== run A ==
## cpu_8bit
module cpu_8bit (
    input wire clk,
    input wire reset,
    input wire [7:0] data_in,
    output wire [7:0] data_out,
    output wire [7:0] address,
    output wire mem_write
);
make LEC_CHECK=0 ABC_AREA=1 CAP_MARGIN=0 CORE_MARGIN=2 CORE_UTILIZATION=72 PLACE_DENSITY=0.8 SLEW_MARGIN=20 finish   # period 2.71 ns
run.sh (not shown) runs the stock make flow with config.mk's settings and CLKGATE_MAP_FILE=.
What the final checks of run A revealed, after a flow that finished every stage, was a layout that fails on setup timing.
Edits applied to the flow inputs when going from run A to run B:
- swapping 72 for 63 in CORE_UTILIZATION
- clearing PLACE_DENSITY, which used to be 0.8
- swapping 0 for 10 in CAP_MARGIN
- swapping 2.71 for 4.0 in the clock period (ns, I/O delays scaled along)
Findings:
In summary, run B completed successfully, with a layout that passed the timing, DRC and antenna checks.
Total global routing track utilization: lower on run B
Cmp run A and run B / final cycle utilization of the critical path / lower: run B
A critical path capture point of dp.carry is what run A shows, while address[3] belongs to run B.
Sort run A and run B by area growth from synthesis to layout, ascending, and run B comes first.
Input changes introduced in run C (baseline for comparison: run B):
- CTS_CLUSTER_DIAMETER now 216, previously not set
- CAP_MARGIN now 20, was 10
- ABC_AREA no longer set, was 1
- CORE_UTILIZATION now 52, was 63
- TNS_END_PERCENT now 15, previously not set
- CTS_CLUSTER_SIZE now 100, previously not set
- CORE_MARGIN now 5, was 2
Results
Run C — non-clock inverter count in the final layout 44 lower, run B as reference. Going from run B to run C, the area added between synthesis and finish was found to have gone up by 0.54 points. Run C vs run B: total routing resource utilization after global routing down in run C. When run C is set beside run B, its final clock period utilization by the worst path turns out to be 2.6 points larger. Looking at via count of the routed design across both flows, run C is the stronger of the two, with run B trailing. Run C against run B: count of non-filler cells in the finished layout has decreased; global-route wire length before repair closely matched the old numbers; chip footprint higher; sequential share of layout area decreased by 1.1 points relative to the old numbers; critical path depth went down 1.

========
Starting RTL as in the previous note.
clock: 4.0 ns
lec_check: 0
abc_area: 1
cap_margin: 10
cell_pad_in_sites_detail_placement: 2
cell_pad_in_sites_global_placement: 3
core_aspect_ratio: 0.67
core_margin: 4
core_utilization: 70
cts_cluster_diameter: 396
cts_cluster_size: 73
gpl_timing_driven: 0
max_routing_layer: met4
min_routing_layer: met2
setup_slack_margin: -0.11
slew_margin: 25
tns_end_percent: 15
The baseline did not get past global placement without I/O with GPL-0301.
Rerun with:
==> flow/config.mk (replaced) <==
export PLATFORM = sky130hd
export DESIGN_NAME = cpu_8bit
export DESIGN_NICKNAME = cpu_8bit
export VERILOG_FILES = /design/flow/design.v
export SDC_FILE = /design/flow/constraint.sdc
export NUM_CORES = 4
export LEC_CHECK = 0
export CAP_MARGIN = 20
export CORE_MARGIN = 2
export CORE_UTILIZATION = 60
export CTS_CLUSTER_DIAMETER = 216
export CTS_CLUSTER_SIZE = 100
export SLEW_MARGIN = 20
export TNS_END_PERCENT = 15
With this change the flow completed without violations.
Area after synthesis goes up by 3.1%.
Die size goes up by about 5.5%.
Synthesized cell count goes down by 25%.

========
## run 1
The RTL this note starts from:
==> flow/design.v <==
module control_unit (
    input wire clk,
    input wire reset,
    input wire [3:0] opcode,
    input wire zero_flag,
    input wire carry_flag,
    output reg pc_inc,
    output reg pc_load,
    output reg ir_load,
    output reg acc_load,
    output reg mar_load,
    output reg mdr_load,
    output reg addr_sel,
    output reg mem_write
);
    localparam [2:0] 
        FETCH     = 3'b000,
        DECODE    = 3'b001,
        EXECUTE   = 3'b010,
        MEM_READ  = 3'b011,
        MEM_WRITE = 3'b100;
    reg [2:0] current_state, next_state;
    always @(posedge clk or posedge reset) begin
        if (reset)
            current_state <= FETCH;
        else
            current_state <= next_state;
    end
    always @(*) begin
        next_state = current_state;  
        case (current_state)
            FETCH: next_state = DECODE;
            DECODE: next_state = EXECUTE;
            EXECUTE: begin
                case (opcode)
                    4'b0001, 4'b0010, 4'b0011: next_state = MEM_READ;  
                    4'b0100: next_state = MEM_READ;   
                    4'b0101: next_state = MEM_WRITE;  
                    4'b1001: next_state = FETCH;      
                    4'b1010: next_state = FETCH;      
                    4'b1011: next_state = FETCH;      
                    default: next_state = FETCH;
                endcase
            end
            MEM_READ: next_state = FETCH;
            MEM_WRITE: next_state = FETCH;
            default: next_state = FETCH;
        endcase
    end
always @(*) begin
    pc_inc = 1'b0;
    pc_load = 1'b0;
    ir_load = 1'b0;
    acc_load = 1'b0;
    mar_load = 1'b0;
    mdr_load = 1'b0;
    addr_sel = 1'b0;
    mem_write = 1'b0;
    case (current_state)
        FETCH: begin
            pc_inc = 1'b1;
            ir_load = 1'b1;
        end
        DECODE: begin
            mar_load = 1'b1;
        end
        EXECUTE: begin
            case (opcode)
                4'b0101: begin   
                    mdr_load = 1'b1;
                end
                4'b0110: begin   
                    acc_load = 1'b1;
                end
                4'b0111: begin   
                    acc_load = 1'b1;
                end
                4'b1000: begin   
                    acc_load = 1'b1;
                end
                4'b1001: begin   
                    pc_load = 1'b1;
                end
                4'b1010: begin   
                    pc_load = zero_flag;
                end
                4'b1011: begin   
                    pc_load = carry_flag;
                end
                default: begin   
                end
            endcase
        end
        MEM_READ: begin   
            addr_sel = 1'b1;
            acc_load = 1'b1;
        end
        MEM_WRITE: begin
            addr_sel = 1'b1;
            mem_write = 1'b1;
        end
    endcase
end
endmodule
module datapath (
    input wire clk,
    input wire reset,
    input wire [7:0] data_in,
    input wire pc_inc,
    input wire pc_load,
    input wire ir_load,
    input wire acc_load,
    input wire mar_load,
    input wire mdr_load,
    input wire addr_sel,
    output reg [7:0] instruction,
    output reg [3:0] opcode,
    output reg [3:0] operand,
    output reg [7:0] alu_result,
    output reg zero_flag,
    output reg carry_flag,
    output reg [7:0] data_out,
    output reg [7:0] address
);
    reg [7:0] pc;         
    reg [7:0] acc;        
    reg [7:0] mar;        
    reg [7:0] mdr;        
    reg       carry;      
    reg [8:0] alu_temp;   
    always @(posedge clk or posedge reset) begin
        if (reset)
            instruction <= 8'b0;
        else if (ir_load)
            instruction <= data_in;
    end
    always @(*) begin
        opcode = instruction[7:4];
        operand = instruction[3:0];
    end
    always @(posedge clk or posedge reset) begin
        if (reset)
            pc <= 8'b0;
        else if (pc_load)
            pc <= {4'b0, operand};   
        else if (pc_inc)
            pc <= pc + 1;            
    end
    always @(posedge clk or posedge reset) begin
        if (reset) begin
            acc <= 8'b0;
            carry <= 1'b0;
        end else if (acc_load) begin
            acc <= alu_result;
            carry <= alu_temp[8];
        end
    end
    always @(posedge clk or posedge reset) begin
        if (reset)
            mar <= 8'b0;
        else if (mar_load)
            mar <= {4'b0, operand};  
    end
    always @(posedge clk or posedge reset) begin
        if (reset)
            mdr <= 8'b0;
        else if (mdr_load)
            mdr <= acc;  
    end
    always @(*) begin
        alu_temp = 9'b0;
        case (opcode)
            4'b0001: alu_temp = {1'b0, acc} + {1'b0, data_in};  
            4'b0010: alu_temp = {1'b0, acc} - {1'b0, data_in};  
            4'b0011: alu_temp = acc & data_in;                  
            4'b0100: alu_temp = data_in;                        
            4'b0110: alu_temp = ~{1'b0, acc};                   
            4'b0111: alu_temp = {acc, 1'b0};                    
            4'b1000: alu_temp = {1'b0, acc[7:1]};               
            default: alu_temp = {1'b0, acc};
        endcase
        alu_result = alu_temp[7:0];
        carry_flag = carry;
        zero_flag = (acc == 8'b0);
    end
    always @(*) begin
        data_out = mdr;
        address = (addr_sel) ? mar : pc;
    end
endmodule
module cpu_8bit (
    input wire clk,
    input wire reset,
    input wire [7:0] data_in,
    output wire [7:0] data_out,
    output wire [7:0] address,
    output wire mem_write
);
    wire [7:0] instruction;
    wire [3:0] opcode;
    wire [3:0] operand;
    wire [7:0] alu_result;
    wire zero_flag;
    wire carry_flag;
    wire pc_inc;
    wire pc_load;
    wire ir_load;
    wire acc_load;
    wire mar_load;
    wire mdr_load;
    wire addr_sel;
    control_unit ctrl (
        .clk(clk),
        .reset(reset),
        .opcode(opcode),
        .zero_flag(zero_flag),
        .carry_flag(carry_flag),
        .pc_inc(pc_inc),
        .pc_load(pc_load),
        .ir_load(ir_load),
        .acc_load(acc_load),
        .mar_load(mar_load),
        .mdr_load(mdr_load),
        .addr_sel(addr_sel),
        .mem_write(mem_write)
    );
    datapath dp (
        .clk(clk),
        .reset(reset),
        .data_in(data_in),
        .pc_inc(pc_inc),
        .pc_load(pc_load),
        .ir_load(ir_load),
        .acc_load(acc_load),
        .mar_load(mar_load),
        .mdr_load(mdr_load),
        .addr_sel(addr_sel),
        .instruction(instruction),
        .opcode(opcode),
        .operand(operand),
        .alu_result(alu_result),
        .zero_flag(zero_flag),
        .carry_flag(carry_flag),
        .data_out(data_out),
        .address(address)
    );
endmodule
make LEC_CHECK=0 ABC_AREA=1 CAP_MARGIN=20 CORE_ASPECT_RATIO=0.5 CORE_MARGIN=2 CORE_UTILIZATION=56 CTS_CLUSTER_DIAMETER=331 CTS_CLUSTER_SIZE=100 GPL_TIMING_DRIVEN=1 MIN_ROUTING_LAYER=met1 SETUP_SLACK_MARGIN=-0.25 SLEW_MARGIN=20 TNS_END_PERCENT=100 finish   # period 2.49 ns
Run 1: complete, dirty (negative setup slack)
Input-level comparison between run 2 and run 1:
Settings: CORE_UTILIZATION changed from 56 to 62; CTS_CLUSTER_SIZE removed (was 100); MIN_ROUTING_LAYER removed (was met1); ABC_AREA removed (was 1); CORE_ASPECT_RATIO removed (was 0.5); TNS_END_PERCENT removed (was 100); GPL_TIMING_DRIVEN removed (was 1); SETUP_SLACK_MARGIN removed (was -0.25); CTS_CLUSTER_DIAMETER removed (was 331); the clock period (ns, I/O delays scaled along) changed from 2.49 to 5.85.
Notes after the runs:
Internal power of the cells, run 2 vs run 1: down by more than half
On transition time at the pin with the least slew margin: between run 1 and run 2, it ends up lower for run 1.
Against run 1, run 2 reports a multi-input gate count that is lower.
Re length of the first detailed-routing pass in iterations: no difference whatsoever between run 2 and run 1.
Compared with run 1, in run 2 smallest setup slack after layout went up; cell area went down.
Run 2 went all the way through synthesis, placement and routing and the layout is clean on timing, DRC and antenna.
Run 2 against run 1: sequential share of layout area went up 2.5 points; global-route usage went up 0.27 points; amount of wire on met3 after detailed routing went down 22%.
The higher via count of the first global-routing pass of run 1 and run 2 is in run 1.
Looking at category of the critical setup timing path, the reg2out result is from run 2; the in2reg one comes from run 1.
[inputs] run 3 vs run 2
Settings: CORE_UTILIZATION changed from 62 to 40; the clock period (ns, I/O delays scaled along) changed from 5.85 to 4.0.
[summary]
Both conditions hold for run 3: the flow ran to the end and the final layout passed the timing, DRC and antenna checks.
Internal reg-to-reg setup slack for run 3 is lower than for run 2.
Looking at logic gate fraction of the total cell area, run 3 sits 1.4 points lower than run 2 does.
Measured against each other, run 3 and run 2 differ in growth of design area from synthesis to finish, the higher figure coming from run 3.
Between run 3 and run 2, the routed wire length is higher for run 3.
Utilization (lower): run 3
Proportion of power drawn by combinational gates: run 3 > run 2
Diff run 2..run 3 | number of inverters outside the clock class in the layout | unchanged
Note that the power recorded for run 3 amounts to 1.5 times the value seen in run 2.
Leakage dissipation is higher on run 3
Power consumed by combinational cells, run 3 vs run 2: up by more than half
diff inputs: run 3 => run 4
Settings: SLEW_MARGIN now 15, was 20; CAP_MARGIN now 10, was 20; CORE_ASPECT_RATIO now 0.67, previously not set; MAX_ROUTING_LAYER now met4, previously not set; CORE_MARGIN now 4, was 2; CELL_PAD_IN_SITES_GLOBAL_PLACEMENT now 3, previously not set; ABC_AREA now 0, previously not set; GPL_TIMING_DRIVEN now 0, previously not set; CTS_CLUSTER_SIZE now 73, previously not set; CORE_UTILIZATION now 63, was 40.
Results
Run 4 reports a lower standard-cell row count than run 3 does.
Run 4 | ERROR | 3_1_place_gp_skip_io
In terms of XOR/XNOR share of the synthesized area, run 3 and run 4 differ only marginally.
Core region area down 2600 sq um in run 4 wrt run 3
Run 4 ends up with lower height of the chip than run 3 does.
Re chip area from the yosys synthesis statistics: no difference whatsoever between run 3 and run 4.
Run 4 vs run 3: total die size down by more than a quarter
The multiplexer share of the synthesized area of run 3 and that of run 4 are within noise of each other.
Mean instance size in the synthesized netlist came out exactly the same in run 3 and run 4.
Relative to run 3, the die span in x measured on run 4 has increased slightly.
Sort run 3 and run 4 by effective utilization at floorplan, ascending, and run 3 comes first.
Power is estimated from default activity; no workload was simulated.
